==> inputs of branch garnet <==
Design Lorenz3D, start of the top module:
module Lorenz3D(
    clk,
    rst,
    seed_x,
    seed_y,
    seed_z,
    pinX,
    pinY,
    pinZ,
	serial_data,
    x,
    y,
    z
    );
clock: 11.1 ns
lec_check: 0
cap_margin: 40
core_margin: 2
core_utilization: 72
cts_cluster_size: 25
hold_slack_margin: 0.3
max_routing_layer: met5
setup_slack_margin: 0.03
slew_margin: 10
tns_end_percent: 60
run.sh (not shown) runs the stock make flow with config.mk's settings and CLKGATE_MAP_FILE=.
==> inputs of branch delta, as changes to branch garnet <==
- CAP_MARGIN: 40 -> 20
- CORE_UTILIZATION: 72 -> 40
- CTS_CLUSTER_SIZE: 25 -> not set
- HOLD_SLACK_MARGIN: 0.3 -> not set
- MAX_ROUTING_LAYER: met5 -> not set
- SETUP_SLACK_MARGIN: 0.03 -> not set
- SLEW_MARGIN: 10 -> 20
- TNS_END_PERCENT: 60 -> not set
==> flow/constraint.sdc (replaced) <==
create_clock -name core_clock -period 22.7 [get_ports {clk}]
set_input_delay 4.5400 -clock core_clock [delete_from_list [all_inputs] [get_ports {clk}]]
set_output_delay 4.5400 -clock core_clock [all_outputs]
set_load 0.01 [all_outputs]
==> inputs of branch harbor, as changes to branch garnet <==
- CAP_MARGIN: 40 -> 20
- CORE_UTILIZATION: 72 -> 70
- CTS_CLUSTER_SIZE: 25 -> not set
- HOLD_SLACK_MARGIN: 0.3 -> not set
- MAX_ROUTING_LAYER: met5 -> met4
- SETUP_SLACK_MARGIN: 0.03 -> not set
- SLEW_MARGIN: 10 -> 20
- TNS_END_PERCENT: 60 -> not set
==> flow/constraint.sdc (replaced) <==
create_clock -name core_clock -period 9.5 [get_ports {clk}]
set_input_delay 1.9000 -clock core_clock [delete_from_list [all_inputs] [get_ports {clk}]]
set_output_delay 1.9000 -clock core_clock [all_outputs]
set_load 0.01 [all_outputs]
==> inputs of branch quartz, as changes to branch garnet <==
- CAP_MARGIN: 40 -> 5
- CELL_PAD_IN_SITES_DETAIL_PLACEMENT: not set -> 1
- CELL_PAD_IN_SITES_GLOBAL_PLACEMENT: not set -> 3
- CORE_MARGIN: 2 -> 4
- CORE_UTILIZATION: 72 -> 61
- CTS_CLUSTER_DIAMETER: not set -> 193
- CTS_CLUSTER_SIZE: 25 -> 51
- GPL_TIMING_DRIVEN: not set -> 0
- HOLD_SLACK_MARGIN: 0.3 -> not set
- MAX_ROUTING_LAYER: met5 -> not set
- MIN_ROUTING_LAYER: not set -> met1
- PLACE_DENSITY: not set -> 0.9
- SETUP_SLACK_MARGIN: 0.03 -> not set
- SLEW_MARGIN: 10 -> 20
- TNS_END_PERCENT: 60 -> 65
==> qor summary <==
metric	branch garnet	branch quartz	branch delta	branch harbor
Area used by multi-input combinational logic	63,900 um^2	-	62,900 um^2	65,000 um^2
Synth-to-layout area growth	13.0%	-	8.06%	19.8%
Top achievable clock speed	0.0875 GHz	-	0.0717 GHz	0.0877 GHz
RR Endpoint	L1.y[31]$_DFFE_PN_	-	L1.y[30]$_DFFE_PN_	L1.y[31]$_DFFE_PN_
Run status	finished with violations	did not finish	complete, no violations	finished with violations
Failing step	-	3_1_place_gp_skip_io	-	-
Reasons for failing layout checks	setup timing	-	-	setup timing
Crit path setup slack, layout	-328 ps	-	8760 ps	-1900 ps
Maximum fanout encountered on the critical timing path	5	-	24	7
Hold worst-path end	U1.MAIN_STATE[0]$_DFF_P_	-	U1.MAIN_STATE[0]$_DFF_P_	clock.counter[0]$_SDFF_PP0_
Critical Path Source	L1.z[9]$_DFFE_PN_	-	L1.z[0]$_DFFE_PN_	L1.z[10]$_DFFE_PN_
Count of fill cells added during filler insertion	6,743	-	18,700	5,991
Met1 Resource Use GR	54.4%	-	32.3%	55.4%
Busiest metal layer after global routing	met2	-	met2	met2
CTS Buffer Depth	3	-	3	3
Final Setup Violations	11	-	0	49

========
==> inputs of wip/ember <==
==> flow/design.v <==
`timescale 1ns / 1ps
module signed_mult(a , b , out);
    output [31:0] out;
    input signed [31:0] a;
    input signed [31:0] b;
    wire signed [63:0] mult_out;
    assign mult_out = a*b;
    assign out  = {mult_out[63] , mult_out[55:25]};
endmodule
`timescale 1ns / 1ps
module Lorenz(clk , rst , en , seed_x , seed_y , seed_z , x , y , z);
    wire signed [31:0] sigma = {7'b0001010 , 25'b0};  
    wire signed [31:0] beta = {7'b0000010 , 25'b1010101010101010101010101};  
    wire signed [31:0] rho = {7'b0011100 , 25'b0};  
    wire signed [31:0] scale = {7'b0000001 , 20'b10000000001010101010};
    wire signed [31:0] dt = {7'b0 , 20'b00000001000000000000};
    parameter signed [31:0] xo = {7'b1000001 , 25'b0};  
    parameter signed [31:0] yo = {7'b0 , 25'b0001100110011001100110011};  
    parameter signed [31:0] zo = {7'b0011001 , 25'b0};  
    input wire clk;
    input wire rst;
    input wire en;
    input wire signed [31:0] seed_x;
    input wire signed [31:0] seed_y;
    input wire signed [31:0] seed_z;
    output reg signed [31:0] x;
    output reg signed [31:0] y;
    output reg signed [31:0] z;
    reg signed [26:0] dx;
    reg signed [26:0] dy;
    reg signed [26:0] dz;
    wire signed [31:0] m1 , m2 , m3 , m4 , m5 , m6 , m7 , m8 , m9;
    signed_mult sm1 (.a(m1) , .b(sigma) , .out(m2));
    signed_mult sm2 (.a(m3) , .b(m4) , .out(m5));
    signed_mult sm3 (.a(m3) , .b(y) , .out(m6));
    signed_mult sm4 (.a(m7) , .b(beta) , .out(m8));
    assign m1 = (y - x) >>> 8;
    assign m3 = x >>> 8;
    assign m4 = rho - z;
    assign m7 = z >>> 8;
    assign m9 = (y >>> 8);
    always@(posedge clk)
    begin
        if (rst)
        begin
            x <= seed_x;
            y <= seed_y;
            z <= seed_z;
        end
        else if (en)
        begin
            x <= x + m2;
            y <= y + m5 - m9;
            z <= z + m6 - m8;
        end
    end
endmodule
`timescale 1ns / 1ps
module Slowclock(
    input clk,
    input rst,
    output slowclock,
    output slowclock_rise
    );
    reg [25:0] counter;
    reg clockout;
    always@(posedge clk)
    begin
        if (rst)
        begin
            counter <= 0;
            clockout <= 0;
        end
        else if( counter == 1)
        begin
            clockout <= !clockout;        
            counter <= 0;
        end
        else
            counter <= counter + 1;
    end
    assign slowclock = clockout;
    assign slowclock_rise = (counter == 1) && !clockout;
endmodule
`timescale 1ns / 1ps
module UART_Tx1
    #(parameter CLKS_PER_BIT = 435)
    (
        input clk,
        input rst,
        input Tx_s,
        input [7:0] Tx_Data,
        output Tx_Active,
        output reg Tx_serial_out,
        output Tx_Done
    );
    localparam TX_IDLE = 3'b000;
    localparam TX_START_BIT = 3'b001;
    localparam TX_DATA_SEND = 3'b010;
    localparam TX_STOP = 3'b011;
    localparam TX_CLEAN = 3'b100;
    reg [2:0] MAIN_STATE;
    reg [9:0] clk_count;
    reg [2:0] Bit_Index;
    reg [7:0] Send_Data;
    reg       Done;
    reg       Active;
    always@(posedge clk)
    begin
        if (rst)
        begin
            MAIN_STATE <= TX_IDLE;
            clk_count <= 0;
            Bit_Index <= 0;
            Send_Data <= 0;
            Done <= 1'b0;
            Active <= 1'b0;
            Tx_serial_out <= 1'b1;
        end
        else
        case(MAIN_STATE)
            TX_IDLE:
                begin
                    Tx_serial_out <= 1'b1;
                    Done <= 1'b0;
                    clk_count <= 1'b0;
                    Bit_Index <= 1'b0;
                    if(Tx_s == 1'b1)
                        begin
                            Active <= 1'b1;
                            Send_Data <= Tx_Data;
                            MAIN_STATE <= TX_START_BIT;
                        end
                     else
                        MAIN_STATE <= TX_IDLE;
                end
            TX_START_BIT:
                begin
                    Tx_serial_out <= 1'b0;
                    if(clk_count < CLKS_PER_BIT - 1)
                        begin
                            clk_count <= clk_count + 1;
                            MAIN_STATE <= TX_START_BIT;
                        end
                    else
                        begin    
                            clk_count <= 1'b0;
                            MAIN_STATE <= TX_DATA_SEND;
                        end
                end       
            TX_DATA_SEND:
                begin
                    Tx_serial_out <= Send_Data[Bit_Index];
                    if(clk_count < CLKS_PER_BIT - 1)
                        begin
                            clk_count <= clk_count + 1;
                            MAIN_STATE <= TX_DATA_SEND;
                        end
                    else
                        begin
                            clk_count <= 1'b0;
                            if(Bit_Index < 7)
                                begin
                                    Bit_Index <= Bit_Index + 1;
                                    MAIN_STATE <= TX_DATA_SEND;
                                end
                            else
                                begin
                                    Bit_Index <= 1'b0;
                                    MAIN_STATE <= TX_STOP;
                                end
                        end
                end
            TX_STOP:
                begin
                    Tx_serial_out <= 1'b1;
                    if(clk_count < CLKS_PER_BIT - 1)
                        begin
                            clk_count <= clk_count + 1;
                            MAIN_STATE <= TX_STOP;
                        end
                    else
                        begin
                            Done <= 1'b1;
                            clk_count <= 1'b0;
                            MAIN_STATE <= TX_CLEAN;
                            Active <= 1'b0;
                        end    
                end
            TX_CLEAN:
                begin
                    Done <= 1'b1;
                    MAIN_STATE <= TX_IDLE;
                end
            default:
                MAIN_STATE <= TX_IDLE;    
        endcase
    end
    assign Tx_Active = Active;
    assign Tx_Done = Done;
endmodule
`timescale 1ns / 1ps
module delta_sigma_dac(clk, rst, PWM_in, PWM_out);
input wire clk;
input wire rst;
input wire [15:0] PWM_in;
output reg PWM_out;
reg [16:0] PWM_accumulator;
wire [16:0] PWM_sum = PWM_accumulator + PWM_in;
always @(posedge clk) 
begin
     if (rst)
     begin
          PWM_accumulator <= 0;
          PWM_out <= 0;
     end
     else
     begin
          PWM_out <= PWM_sum[16];
          PWM_accumulator <= {1'b0, PWM_sum[15:0]};
     end
end 
endmodule
`timescale 1ns / 1ps
module Lorenz3D(
    clk,
    rst,
    seed_x,
    seed_y,
    seed_z,
    pinX,
    pinY,
    pinZ,
	serial_data,
    x,
    y,
    z
    );
	input wire clk;
    input wire rst;
    input wire [31:0] seed_x;
    input wire [31:0] seed_y;
    input wire [31:0] seed_z;
    output wire pinX;
    output wire pinY;
    output wire pinZ;
    output wire serial_data;
    output wire [31:0] x;
    output wire [31:0] y;
    output wire [31:0] z;
    reg [2:0] i;
    wire [7:0] inputdata;
    wire       done_bit;
    reg        start;
    wire       active;
    wire       out_serial;
    reg        triger;
    reg [3:0] count;
	wire signed [31:0] xm , ym , zm;
	wire signed [31:0] scale = {7'b0001001 , 25'b0000001111010111000010100};
	reg [31:0] key; 
	reg [2:0]  i_n;
	reg        start_n;
	reg        triger_n;
	reg [31:0] key_n;
	wire slowclock;
	wire slowclock_rise;
	Slowclock clock ( .clk(clk), .rst(rst), .slowclock(slowclock), .slowclock_rise(slowclock_rise));
    Lorenz  L1(
     .clk(clk),
     .rst(rst),
     .en(slowclock_rise),
     .seed_x(seed_x),
     .seed_y(seed_y),
     .seed_z(seed_z),
     .x(x),
     .y(y),
     .z(z)
    );
	UART_Tx1  #(435) U1 ( .clk(clk), .rst(rst), .Tx_s(start), .Tx_Data(inputdata), .Tx_Active(active),  .Tx_serial_out(out_serial), .Tx_Done(done_bit));
	always@(posedge clk)
    begin
        i_n = i;
        start_n = start;
        triger_n = triger;
        key_n = key;
        if(done_bit == 1'b1)
        begin
            i_n = i_n + 1;
        end
        if( i_n == 3'b000 && triger_n == 1'b1)
        begin
            key_n = x;            
            start_n = 1;
            triger_n = 0;
        end
        if(i_n == 3'b100)
        begin
            i_n = 0;
            triger_n = 1;
        end
        if (rst)
        begin
            i <= 0;
            start <= 0;
            triger <= 1;
        end
        else
        begin
            i <= i_n;
            start <= start_n;
            triger <= triger_n;
            key <= key_n;
        end
    end
	delta_sigma_dac d1 (.clk(clk), .rst(rst), .PWM_in(x[31:9]), .PWM_out(pinX));
    delta_sigma_dac d2 (.clk(clk), .rst(rst), .PWM_in(y[31:9]), .PWM_out(pinY));
	delta_sigma_dac d3 (.clk(clk), .rst(rst), .PWM_in(z[31:9]), .PWM_out(pinZ));
	signed_mult sm1 (.a(x) , .b(scale) , .out(xm));
	signed_mult sm2 (.a(y) , .b(scale) , .out(ym));
	signed_mult sm3 (.a(z) , .b(scale) , .out(zm));
	assign serial_data = out_serial;
    assign inputdata = key[((i + 1) * 8 - 1) -: 8];
endmodule
==> flow/run.sh <==
#!/bin/bash
# the make line also repeats each setting of config.mk as NAME=value (left out here)
make -C /OpenROAD-flow-scripts/flow DESIGN_CONFIG=/design/flow/config.mk WORK_HOME=/design/flow/orfs CLKGATE_MAP_FILE= finish
==> flow/config.mk <==
export PLATFORM = sky130hd
export DESIGN_NAME = Lorenz3D
export DESIGN_NICKNAME = Lorenz3D
export VERILOG_FILES = /design/flow/design.v
export SDC_FILE = /design/flow/constraint.sdc
export NUM_CORES = 4
export LEC_CHECK = 0
export CAP_MARGIN = 0
export CORE_ASPECT_RATIO = 0.71
export CORE_MARGIN = 2
export CORE_UTILIZATION = 72
export CTS_CLUSTER_SIZE = 90
export HOLD_SLACK_MARGIN = 0.27
export MAX_ROUTING_LAYER = met4
export PLACE_DENSITY_LB_ADDON = 0.02
export SETUP_SLACK_MARGIN = 3.3
export SLEW_MARGIN = 20
export TNS_END_PERCENT = 40
==> flow/constraint.sdc <==
create_clock -name core_clock -period 11.3 [get_ports {clk}]
set_input_delay 2.2600 -clock core_clock [delete_from_list [all_inputs] [get_ports {clk}]]
set_output_delay 2.2600 -clock core_clock [all_outputs]
set_load 0.01 [all_outputs]
==> wip/raven: changes against wip/ember <==
==> flow/config.mk (replaced) <==
export PLATFORM = sky130hd
export DESIGN_NAME = Lorenz3D
export DESIGN_NICKNAME = Lorenz3D
export VERILOG_FILES = /design/flow/design.v
export SDC_FILE = /design/flow/constraint.sdc
export NUM_CORES = 4
export LEC_CHECK = 0
export CAP_MARGIN = 20
export CORE_MARGIN = 2
export CORE_UTILIZATION = 25
export SLEW_MARGIN = 20
==> flow/constraint.sdc (replaced) <==
create_clock -name core_clock -period 14.1 [get_ports {clk}]
set_input_delay 2.8200 -clock core_clock [delete_from_list [all_inputs] [get_ports {clk}]]
set_output_delay 2.8200 -clock core_clock [all_outputs]
set_load 0.01 [all_outputs]
==> wip/tundra: changes against wip/ember <==
==> flow/config.mk (replaced) <==
export PLATFORM = sky130hd
export DESIGN_NAME = Lorenz3D
export DESIGN_NICKNAME = Lorenz3D
export VERILOG_FILES = /design/flow/design.v
export SDC_FILE = /design/flow/constraint.sdc
export NUM_CORES = 4
export LEC_CHECK = 0
export ABC_AREA = 0
export CAP_MARGIN = 0
export CORE_MARGIN = 2
export CORE_UTILIZATION = 42
export GPL_ROUTABILITY_DRIVEN = 1
export GPL_TIMING_DRIVEN = 0
export PLACE_DENSITY_LB_ADDON = 0.23
export SLEW_MARGIN = 20
export TNS_END_PERCENT = 40
==> flow/constraint.sdc (replaced) <==
create_clock -name core_clock -period 8.61 [get_ports {clk}]
set_input_delay 1.7220 -clock core_clock [delete_from_list [all_inputs] [get_ports {clk}]]
set_output_delay 1.7220 -clock core_clock [all_outputs]
set_load 0.01 [all_outputs]
==> wip/lagoon: changes against wip/ember <==
==> flow/config.mk (replaced) <==
export PLATFORM = sky130hd
export DESIGN_NAME = Lorenz3D
export DESIGN_NICKNAME = Lorenz3D
export VERILOG_FILES = /design/flow/design.v
export SDC_FILE = /design/flow/constraint.sdc
export NUM_CORES = 4
export LEC_CHECK = 0
export CAP_MARGIN = 20
export CELL_PAD_IN_SITES_GLOBAL_PLACEMENT = 1
export CORE_MARGIN = 2
export CORE_UTILIZATION = 54
export GPL_TIMING_DRIVEN = 1
export PLACE_DENSITY = 0.82
export SETUP_SLACK_MARGIN = 0.64
export SLEW_MARGIN = 20
export TNS_END_PERCENT = 20
==> flow/constraint.sdc (replaced) <==
create_clock -name core_clock -period 24.0 [get_ports {clk}]
set_input_delay 4.8000 -clock core_clock [delete_from_list [all_inputs] [get_ports {clk}]]
set_output_delay 4.8000 -clock core_clock [all_outputs]
set_load 0.01 [all_outputs]
==> notes <==
- Sequential cell count is the same in wip/raven and wip/tundra.
- In wip/lagoon the fmax is lower than in wip/raven, by about 4%.
- Clock skew: wip/ember is lower than wip/raven (0.013 ns).
- wip/raven completed with no timing, DRC or antenna violations. wip/ember reached the layout checks and failed them: setup timing. wip/tundra finished with setup timing left. wip/lagoon went through all stages and came out clean.
- Worst setup slack: wip/tundra < wip/ember < wip/raven < wip/lagoon.
- Between wip/raven and wip/tundra, the lower wire length is in wip/raven (gap 16%, measured against wip/tundra).
- The highest final area belongs to wip/tundra, the lowest to wip/lagoon.
- Cell count: wip/lagoon < wip/ember < wip/tundra < wip/raven.
==> figures <==
| metric | wip/lagoon | wip/raven | wip/tundra | wip/ember |
|---|---|---|---|---|
| Global Route met2 Usage | 56.3% | 27.0% | 51.0% | 67.1% |
| Run status | complete, no violations | complete, no violations | complete, but fails checks | complete, but fails checks |
| Reasons for failing layout checks | - | - | setup timing | setup timing |
| RSZ-0062 raised after global routing | false | false | true | true |
| Number of well-tap cells placed | 1890 | 4120 | 2464 | 1442 |
| Global-route wire length before repair | 378000 um | 391000 um | 443000 um | 382000 um |
| Share of the core filled by cells before placement | 54.5% | 25.1% | 42.2% | 72.4% |
| Global routing usage on met3 | 6.98% | 3.51% | 8.26% | 16.5% |
| Final area over synthesized area | 1.073x | 1.116x | 1.158x | 1.145x |
| Clock buffer count in the final layout | 40 | 46 | 30 | 31 |
| Overall fraction of global-route tracks in use | 34.5% | 16.5% | 33.0% | 48.2% |
| Vias per cell | 5.64 | 4.53 | 5.41 | 6.02 |
| Slowest CP cell | sky130_fd_sc_hd__xnor2_4 | sky130_fd_sc_hd__fa_1 | sky130_fd_sc_hd__fa_1 | sky130_fd_sc_hd__fa_1 |
